## uart
module uart #(
    parameter CLK_FREQ = 100_000_000,   
    parameter DATA_WIDTH = 8,           
    parameter FIFO_DEPTH = 16           
) (
    input  logic                    CLKip,        
    input  logic                    RSTi,         
    input  logic                    RXi,          
    input  logic [31:0]             BAUD_RATEi,   
    input  logic                    BAUD_RATE_WEi,  
    input  logic                    BAUD_RATE_RDi,  
    output logic                    DONEo,
    output logic [DATA_WIDTH-1:0]   DATAo,  
    output logic                    EMPTYo,   
    output logic                    FULLo     
);
Size: ~5600 cells after synthesis, about 210 flip-flops.
Settings: LEC_CHECK=0, CAP_MARGIN=20, CORE_MARGIN=2, CORE_UTILIZATION=69, CTS_CLUSTER_DIAMETER=358, CTS_CLUSTER_SIZE=93, PLACE_DENSITY=0.41, SETUP_SLACK_MARGIN=-1.21, SLEW_MARGIN=20, TNS_END_PERCENT=15; clock period 34.6 ns.
run.sh (not shown) runs the stock make flow with config.mk's settings and CLKGATE_MAP_FILE=.
The starting point did not get past detailed placement (3_5_place_dp) on DPL-0038.
==> next run, changes <==
Settings changed: ABC_AREA set to 1, CORE_UTILIZATION 69 to 58, CTS_CLUSTER_DIAMETER 358 to not set, CTS_CLUSTER_SIZE 93 to 72, PLACE_DENSITY 0.41 to not set, SETUP_SLACK_MARGIN -1.21 to not set, TNS_END_PERCENT 15 to not set.
Clock period 34.6 ns to 65.2 ns, I/O delays scaled along.
This time the run did not get past global routing (5_1_grt).
Die size rises by roughly a tenth.
Synthesized area falls by a few percent.
Synthesized cell count rises by a few percent.

---

run 1:
uart again, from the RTL that the note above started with.
Settings: LEC_CHECK=0, ABC_AREA=1, CAP_MARGIN=20, CELL_PAD_IN_SITES_DETAIL_PLACEMENT=2, CORE_ASPECT_RATIO=1.5, CORE_MARGIN=7, CORE_UTILIZATION=40, CTS_CLUSTER_DIAMETER=89, CTS_CLUSTER_SIZE=73, MIN_ROUTING_LAYER=met2, PLACE_DENSITY_LB_ADDON=0.28, SLEW_MARGIN=5; clock period 163.0 ns.
Run 1 did not finish: a tool error stopped it during global routing (5_1_grt).
Modified inputs, run 2 compared to run 1
==> flow/config.mk <==
export PLATFORM = sky130hd
export DESIGN_NAME = uart
export DESIGN_NICKNAME = uart
export VERILOG_FILES = /design/flow/design.v
export SDC_FILE = /design/flow/constraint.sdc
export NUM_CORES = 4
export LEC_CHECK = 0
export ABC_AREA = 1
export CAP_MARGIN = 20
export CORE_MARGIN = 2
export CORE_UTILIZATION = 72
export CTS_CLUSTER_SIZE = 99
export PLACE_DENSITY = 0.6
export SLEW_MARGIN = 20
==> flow/constraint.sdc <==
create_clock -name core_clock -period 134.0 [get_ports {CLKip}]
set_input_delay 26.8000 -clock core_clock [delete_from_list [all_inputs] [get_ports {CLKip}]]
set_output_delay 26.8000 -clock core_clock [all_outputs]
set_load 0.01 [all_outputs]
==> results <==
- Run 2 and run 1: one clean run, run 2; the rest did not finish clean.
- Re width of the die: run 2 is 32 um down on run 1.
- Compared with run 1, run 2 shows a TritonCTS buffer count that is 4 higher.
- Full die area (run 2 over run 1): decrease, 47%
Edits applied to the flow inputs when going from run 2 to run 3:
--- a/flow/config.mk
+++ b/flow/config.mk
@@ -8 +7,0 @@
-export ABC_AREA = 1
@@ -11,3 +10,4 @@
-export CORE_UTILIZATION = 72
-export CTS_CLUSTER_SIZE = 99
-export PLACE_DENSITY = 0.6
+export CORE_UTILIZATION = 60
+export CTS_CLUSTER_DIAMETER = 358
+export CTS_CLUSTER_SIZE = 93
+export PLACE_DENSITY = 0.41
@@ -14,0 +15 @@
+export TNS_END_PERCENT = 15
==> flow/constraint.sdc <==
create_clock -name core_clock -period 29.6 [get_ports {CLKip}]
set_input_delay 5.9200 -clock core_clock [delete_from_list [all_inputs] [get_ports {CLKip}]]
set_output_delay 5.9200 -clock core_clock [all_outputs]
set_load 0.01 [all_outputs]
--- outcome ---
- Run 3: aborted in global routing (5_1_grt) (tool error)
- Measured against run 2, the chip area line of the yosys report of run 3 comes out at 1.07 times the reference value.
- | summed instance area of the synthesized netlist | run 3 vs run 2 | worse |
- The final reports for run 3 and run 2 show post-synthesis simple-gate area fraction lower in the former.
- Total die size in run 3 is 0.015 mm^2 above run 2.
--- input diff run 3..run 4 ---
--- a/flow/config.mk
+++ b/flow/config.mk
@@ -8 +8 @@
-export CAP_MARGIN = 20
+export CAP_MARGIN = 0
@@ -10,4 +10,2 @@
-export CORE_UTILIZATION = 60
-export CTS_CLUSTER_DIAMETER = 358
-export CTS_CLUSTER_SIZE = 93
-export PLACE_DENSITY = 0.41
+export CORE_UTILIZATION = 65
+export PLACE_DENSITY = 0.6
@@ -15 +12,0 @@
-export TNS_END_PERCENT = 15
==> flow/constraint.sdc <==
create_clock -name core_clock -period 68.2 [get_ports {CLKip}]
set_input_delay 13.6400 -clock core_clock [delete_from_list [all_inputs] [get_ports {CLKip}]]
set_output_delay 13.6400 -clock core_clock [all_outputs]
set_load 0.01 [all_outputs]
Findings:
Chip width was lower in the run labelled run 4. Against run 3, die height in run 4 fell by a few percent. Of run 4 and run 3, the run reporting the higher area of the core region was run 3. Run 4 is listed as incomplete: the tool reported an error in clock tree synthesis (4_1_cts) and the run ended there. From run 3 to run 4 the numbers moved as follows: floorplan-stage core utilization increased by 5.3 points relative to the old numbers, worst slack at placement increased by 26450 ps relative to the old numbers, post-synth net total closely matched the old numbers, die area decreased by 0.0054 mm^2 relative to the old numbers, global placement routability congestion decreased by 0.053 relative to the old numbers.
Relative to run 4, the following input files were edited for run 5:
--- a/flow/config.mk
+++ b/flow/config.mk
@@ -8 +8 @@
-export CAP_MARGIN = 0
+export CAP_MARGIN = 20
@@ -10 +10 @@
-export CORE_UTILIZATION = 65
+export CORE_UTILIZATION = 40
==> flow/constraint.sdc <==
create_clock -name core_clock -period 120.0 [get_ports {CLKip}]
set_input_delay 24.0000 -clock core_clock [delete_from_list [all_inputs] [get_ports {CLKip}]]
set_output_delay 24.0000 -clock core_clock [all_outputs]
set_load 0.01 [all_outputs]
==> results <==
Re synthesized-area fraction occupied by and/or/nand/nor cells: no difference whatsoever between run 4 and run 5. Run 5 vs. run 4: parity-gate share of the synthesized area counting xor and xnor cells closely matched the old numbers; number of cells after detailed placement decreased by 1638 relative to the old numbers; final HPWL from detailed placement decreased by 72000 um relative to the old numbers. Y dimension of the die ends up lower on run 4. The core utilization before placement reported for run 5 is smaller than that of run 4 by 26 points. Run 5: no failed stages, no open violations at the end. No final results exist for run 4, since it was stopped by error DPL-0038 during clock tree synthesis (4_1_cts). Summary of run 5 over run 4: worst setup timing slack at the placement stage has increased, standard-cell row count rose about 28%, overall chip area up 61%.
diff inputs: run 5 => run 6
--- a/flow/config.mk
+++ b/flow/config.mk
@@ -7,0 +8 @@
+export ABC_AREA = 1
@@ -10,2 +11,2 @@
-export CORE_UTILIZATION = 40
-export PLACE_DENSITY = 0.6
+export CORE_UTILIZATION = 58
+export PLACE_DENSITY = 0.79
==> flow/constraint.sdc <==
create_clock -name core_clock -period 65.2 [get_ports {CLKip}]
set_input_delay 13.0400 -clock core_clock [delete_from_list [all_inputs] [get_ports {CLKip}]]
set_output_delay 13.0400 -clock core_clock [all_outputs]
set_load 0.01 [all_outputs]
--- outcome ---
Run 6: aborted in global routing (5_1_grt) (tool error). Cmp run 6 vs run 5: number of buffers created by CTS lower in run 6. On floorplan net count, the higher figure sits with run 6, not run 5. Run 6 vs run 5 — number of instances in the synthesized netlist rose 318. Run 6 ended with more adder-cell share of the synthesized area than run 5. Going from run 5 to run 6, cell area after synthesis shrank by a few percent. Xor and xnor fraction of the mapped netlist area ended up 0.27 points higher on run 6 than on run 5. Compared to run 5, run 6 has worst slack after detailed placement 22650 ps lower. Area enclosed by the die boundary delta for run 6 relative to run 5: about 35% lower. Delta (run 6 minus run 5): cell area after placement rose by about 27%; chip area line of the yosys report fell by 6.4%; die span in y fell by 19%.

---

run A:
uart again, from the RTL that the note above started with.
clock: 34.6 ns
lec_check: 0
cap_margin: 40
core_margin: 2
core_utilization: 72
cts_cluster_diameter: 358
cts_cluster_size: 93
place_density: 0.41
setup_slack_margin: -1.21
slew_margin: 20
tns_end_percent: 15
Run A did not finish: a tool error stopped it during detailed placement.
The following lists how run B was set up differently from run A:
==> flow/config.mk <==
export PLATFORM = sky130hd
export DESIGN_NAME = uart
export DESIGN_NICKNAME = uart
export VERILOG_FILES = /design/flow/design.v
export SDC_FILE = /design/flow/constraint.sdc
export NUM_CORES = 4
export LEC_CHECK = 0
export CAP_MARGIN = 20
export CORE_MARGIN = 2
export CORE_UTILIZATION = 45
export SETUP_SLACK_MARGIN = 0.53
export SLEW_MARGIN = 20
==> flow/constraint.sdc <==
create_clock -name core_clock -period 62.0 [get_ports {CLKip}]
set_input_delay 12.4000 -clock core_clock [delete_from_list [all_inputs] [get_ports {CLKip}]]
set_output_delay 12.4000 -clock core_clock [all_outputs]
set_load 0.01 [all_outputs]
Notes after the runs:
- For run A, the flow was terminated by a tool error in detailed placement and produced no final design.
- Status run B: flow complete, layout not clean - setup timing
- Run B ends up with lower last weighted congestion value of the routability-driven placer than run A does.
- Diff run A -> run B: row count increased by 26% relative to the old numbers, number of nets at floorplan did not really move.
- Diff run A -> run B: yosys stat chip area about even; number of distinct library cells after synthesis about even.
- From run A to run B the numbers moved as follows: chip area went up 59%; area inside the core boundary saw an increase.
Here is what was changed in the inputs of run C compared with run B.
--- a/flow/config.mk
+++ b/flow/config.mk
@@ -10,2 +10 @@
-export CORE_UTILIZATION = 45
-export SETUP_SLACK_MARGIN = 0.53
+export CORE_UTILIZATION = 59
==> flow/constraint.sdc <==
create_clock -name core_clock -period 65.2 [get_ports {CLKip}]
set_input_delay 13.0400 -clock core_clock [delete_from_list [all_inputs] [get_ports {CLKip}]]
set_output_delay 13.0400 -clock core_clock [all_outputs]
set_load 0.01 [all_outputs]
Compared with run B, in run C row count down 14, HPWL after detailed placement shows an increase of 3.0%, core box area down 22000 sq um.
There was hardly any difference in synthesized cell count between run B and run C.
Going from run B to run C, die outline area decreased 22000 sq um; instance area after placement lower.
Run C got as far as clock tree synthesis, where a tool error ended the run.
Modified inputs, run D compared to run C
--- a/flow/config.mk
+++ b/flow/config.mk
@@ -9,3 +9,5 @@
-export CORE_MARGIN = 2
-export CORE_UTILIZATION = 59
-export SLEW_MARGIN = 20
+export CORE_MARGIN = 7
+export CORE_UTILIZATION = 40
+export CTS_CLUSTER_DIAMETER = 147
+export PLACE_DENSITY = 0.6
+export SLEW_MARGIN = 40
==> flow/constraint.sdc <==
create_clock -name core_clock -period 163.0 [get_ports {CLKip}]
set_input_delay 32.6000 -clock core_clock [delete_from_list [all_inputs] [get_ports {CLKip}]]
set_output_delay 32.6000 -clock core_clock [all_outputs]
set_load 0.01 [all_outputs]
==> results <==
| mux share of post-synthesis cell area | run D vs run C | ≈ equal |. Summary — die extent in x, run D relative to run C: higher, by 67 um. Run D: no failed stages, no open violations at the end. Relative to run C, the final weighted congestion of routability-driven global placement of run D is lower by about 6.6%. Taking run C as the reference, in run D effective utilization at floorplan shrank by 19 points, area of the chip grew by 56%, pre-CTS setup slack grew by 57500 ps, placeable core region grew by 33000 sq um. Taking run D over run C, the total instance count after detailed placement ratio works out to 0.80. Reported for run D and run C, simple-gate share of the synthesized area turned out identical to the last digit.
Inputs modified between run D and run E:
--- a/flow/config.mk
+++ b/flow/config.mk
@@ -7,0 +8 @@
+export ABC_AREA = 1
@@ -9,4 +10,7 @@
-export CORE_MARGIN = 7
-export CORE_UTILIZATION = 40
-export CTS_CLUSTER_DIAMETER = 147
-export PLACE_DENSITY = 0.6
+export CELL_PAD_IN_SITES_DETAIL_PLACEMENT = 0
+export CELL_PAD_IN_SITES_GLOBAL_PLACEMENT = 0
+export CORE_ASPECT_RATIO = 0.94
+export CORE_MARGIN = 2
+export CORE_UTILIZATION = 58
+export GPL_TIMING_DRIVEN = 1
+export SETUP_SLACK_MARGIN = -0.56
@@ -13,0 +18 @@
+export TNS_END_PERCENT = 20
==> flow/constraint.sdc <==
create_clock -name core_clock -period 69.5 [get_ports {CLKip}]
set_input_delay 13.9000 -clock core_clock [delete_from_list [all_inputs] [get_ports {CLKip}]]
set_output_delay 13.9000 -clock core_clock [all_outputs]
set_load 0.01 [all_outputs]
Findings:
- Run E completed end to end; final checks failed (setup timing).
- Multi-input gate share of the layout cell area, run D and run E, higher one = run D.
- Run E against run D; post-synthesis average cell area is down by more than 10%.
- Run E does better than run D on die area.
- Maximum fanout encountered on the critical timing path, run D and run E: smaller value in run E
- From run D to run E the numbers moved as follows: overall power climbed about 160%; final HPWL from detailed placement dropped 22000 um; setup slack of the critical path after layout dropped 53410 ps; count of nets after finishing climbed 40%.
For run F, these inputs were changed with respect to run E:
--- a/flow/config.mk
+++ b/flow/config.mk
@@ -14 +14,2 @@
-export CORE_UTILIZATION = 58
+export CORE_UTILIZATION = 65
+export CTS_CLUSTER_SIZE = 34
@@ -15,0 +17 @@
+export HOLD_SLACK_MARGIN = 0.28
@@ -18 +20 @@
-export TNS_END_PERCENT = 20
+export TNS_END_PERCENT = 90
==> flow/constraint.sdc <==
create_clock -name core_clock -period 64.2 [get_ports {CLKip}]
set_input_delay 12.8400 -clock core_clock [delete_from_list [all_inputs] [get_ports {CLKip}]]
set_output_delay 12.8400 -clock core_clock [all_outputs]
set_load 0.01 [all_outputs]
==> comparison <==
- Run status, run F: aborted in clock tree synthesis, error DPL-0038
- [compare] base=run E new=run F: initial standard-cell utilization of the core increased by 7.1 points relative to the old numbers, synthesized cell count closely matched the old numbers.
- Run F ended with less total die size than run E.

---

== juniper ==
uart again, from the RTL that the note above started with.
clock: 69.5 ns
lec_check: 0
abc_area: 0
cap_margin: 20
cell_pad_in_sites_detail_placement: 0
cell_pad_in_sites_global_placement: 0
core_aspect_ratio: 0.94
core_margin: 2
core_utilization: 58
cts_cluster_size: 100
gpl_timing_driven: 1
setup_slack_margin: -0.56
slew_margin: 40
tns_end_percent: 5
juniper terminated abnormally: global routing reported GRT-0116.
#### Input delta (xenon over juniper)
- a change of TNS_END_PERCENT from 5 to 20
- a change of ABC_AREA from 0 to 1
- an added HOLD_SLACK_MARGIN of -0.09
- a change of SETUP_SLACK_MARGIN from -0.56 to 2.45
- a change of CORE_ASPECT_RATIO from 0.94 to 1.45
- a change of CTS_CLUSTER_SIZE from 100 to 59
- an added CTS_CLUSTER_DIAMETER of 288
- a change of CORE_UTILIZATION from 58 to 72
- an added PLACE_DENSITY of 0.35
- a change of the clock period (ns, I/O delays scaled along) from 69.5 to 35.0
Per the comparison of xenon with juniper, chip area line of the yosys report now smaller; mean cell area of the mapped netlist now sits lower; total I/O pin count saw little to no change.
xenon ends up with higher post-synthesis simple-gate area fraction than juniper does.
xenon did not make it past detailed placement, where a tool error ended it.
Number of nets produced by synthesis (xenon / juniper): 1.05
Die footprint (juniper / xenon): 1.3
--- input diff xenon..tundra ---
- SETUP_SLACK_MARGIN now -0.56, was 2.45
- PLACE_DENSITY no longer set, was 0.35
- CTS_CLUSTER_SIZE no longer set, was 59
- CORE_UTILIZATION now 65, was 72
- CORE_ASPECT_RATIO now 0.94, was 1.45
- HOLD_SLACK_MARGIN no longer set, was -0.09
- TNS_END_PERCENT now 90, was 20
- CTS_CLUSTER_DIAMETER no longer set, was 288
- the clock period (ns, I/O delays scaled along) now 80.8, was 35.0
==> comparison <==
Summary: with xenon as the reference, overall die area in tundra moved up by more than 10%.
The lower floorplan-stage core utilization of tundra and xenon is in tundra.
Compared to xenon, tundra has height of the chip 15% lower.
Diff tundra..xenon | share of synthesized cell area in and, or, nand and nor gates | unchanged
| placeable core area | tundra vs xenon | about 10% higher |
In tundra relative to xenon, final RePlAce weighted congestion had gone down by a few percent.
xenon did not finish; a tool error ended it in detailed placement.
tundra: no failed stages, no open violations at the end
Modified inputs, willow compared to tundra
- CELL_PAD_IN_SITES_DETAIL_PLACEMENT no longer set, was 0
- SETUP_SLACK_MARGIN no longer set, was -0.56
- CORE_ASPECT_RATIO no longer set, was 0.94
- GPL_TIMING_DRIVEN no longer set, was 1
- SLEW_MARGIN now 20, was 40
- CELL_PAD_IN_SITES_GLOBAL_PLACEMENT no longer set, was 0
- PLACE_DENSITY now 0.6, previously not set
- CORE_UTILIZATION now 40, was 65
- ABC_AREA no longer set, was 1
- TNS_END_PERCENT no longer set, was 90
- the clock period (ns, I/O delays scaled along) now 112.0, was 80.8
### Flow results
As far as number of buffers added by the clock tree synthesis step goes, willow and tundra are indistinguishable; the numbers are identical.
What willow reported for number of core rows has to be multiplied by 0.73 to get the figure for tundra.
The non-clock buffer count in willow is 0.48 times that in tundra.
Number of fillers in the final layout delta for willow relative to tundra: 5588 higher
Changes observed in willow relative to tundra: met1 routed wirelength after detailed routing went up 29%, final period utilization went down 0.42 points, static leakage went down about 16%, clock group total power went down 33%.
Summary of willow over tundra: routed wire length saw an increase; synthesized area per cell rose about 13%.
Changes in garnet relative to willow:
- SLEW_MARGIN now 40, was 20
- MIN_ROUTING_LAYER now met2, previously not set
- ABC_AREA now 1, previously not set
- CTS_CLUSTER_DIAMETER now 89, previously not set
- CORE_MARGIN now 7, was 2
- the clock period (ns, I/O delays scaled along) now 163.0, was 112.0
## What came out
- Sort garnet and willow by cell count desc -> top: garnet
- garnet vs. willow: clock-buffer cell count rose by about 17%; total power consumption of the routed design shrank by about 30%.
- Re cell-internal power: garnet is 34% down on willow.
Input changes introduced in yarrow (baseline for comparison: garnet):
- a deleted PLACE_DENSITY that had been 0.6
- a deleted MIN_ROUTING_LAYER that had been met2
- a change of SLEW_MARGIN from 40 to 20
- an added SETUP_SLACK_MARGIN of 0.53
- a change of CTS_CLUSTER_DIAMETER from 89 to 364
- a change of CORE_MARGIN from 7 to 2
- a deleted ABC_AREA that had been 1
- a change of CORE_UTILIZATION from 40 to 53
- a change of the clock period (ns, I/O delays scaled along) from 163.0 to 68.9
Findings:
The log for yarrow ends in global routing with error GRT-0116, so the run never completed. garnet reached the end of the flow, and the finished layout is clean on the timing, DRC and antenna checks. Clock buffer count from CTS on yarrow is down relative to garnet. Number of cell rows ended up 12 lower on yarrow than on garnet. On share of the synthesized netlist area taken by xor and xnor gates: between yarrow and garnet, it ends up higher for garnet. Simple-gate portion of the synthesized area ended up 6.4 points lower on yarrow than on garnet. Looking at AND-OR/OR-AND share of the synthesized area, yarrow sits 11 points higher than garnet does. Number of library cell types mapped by synthesis ends up lower on garnet. Going from garnet to yarrow, synthesis area per yosys grew by a few percent. The average instance area after synthesis in yarrow sits about 13% above the value recorded for garnet. yarrow -> garnet: number of storage elements in the synthesis netlist delta 0, exact match.
Power is estimated from default activity; no workload was simulated.
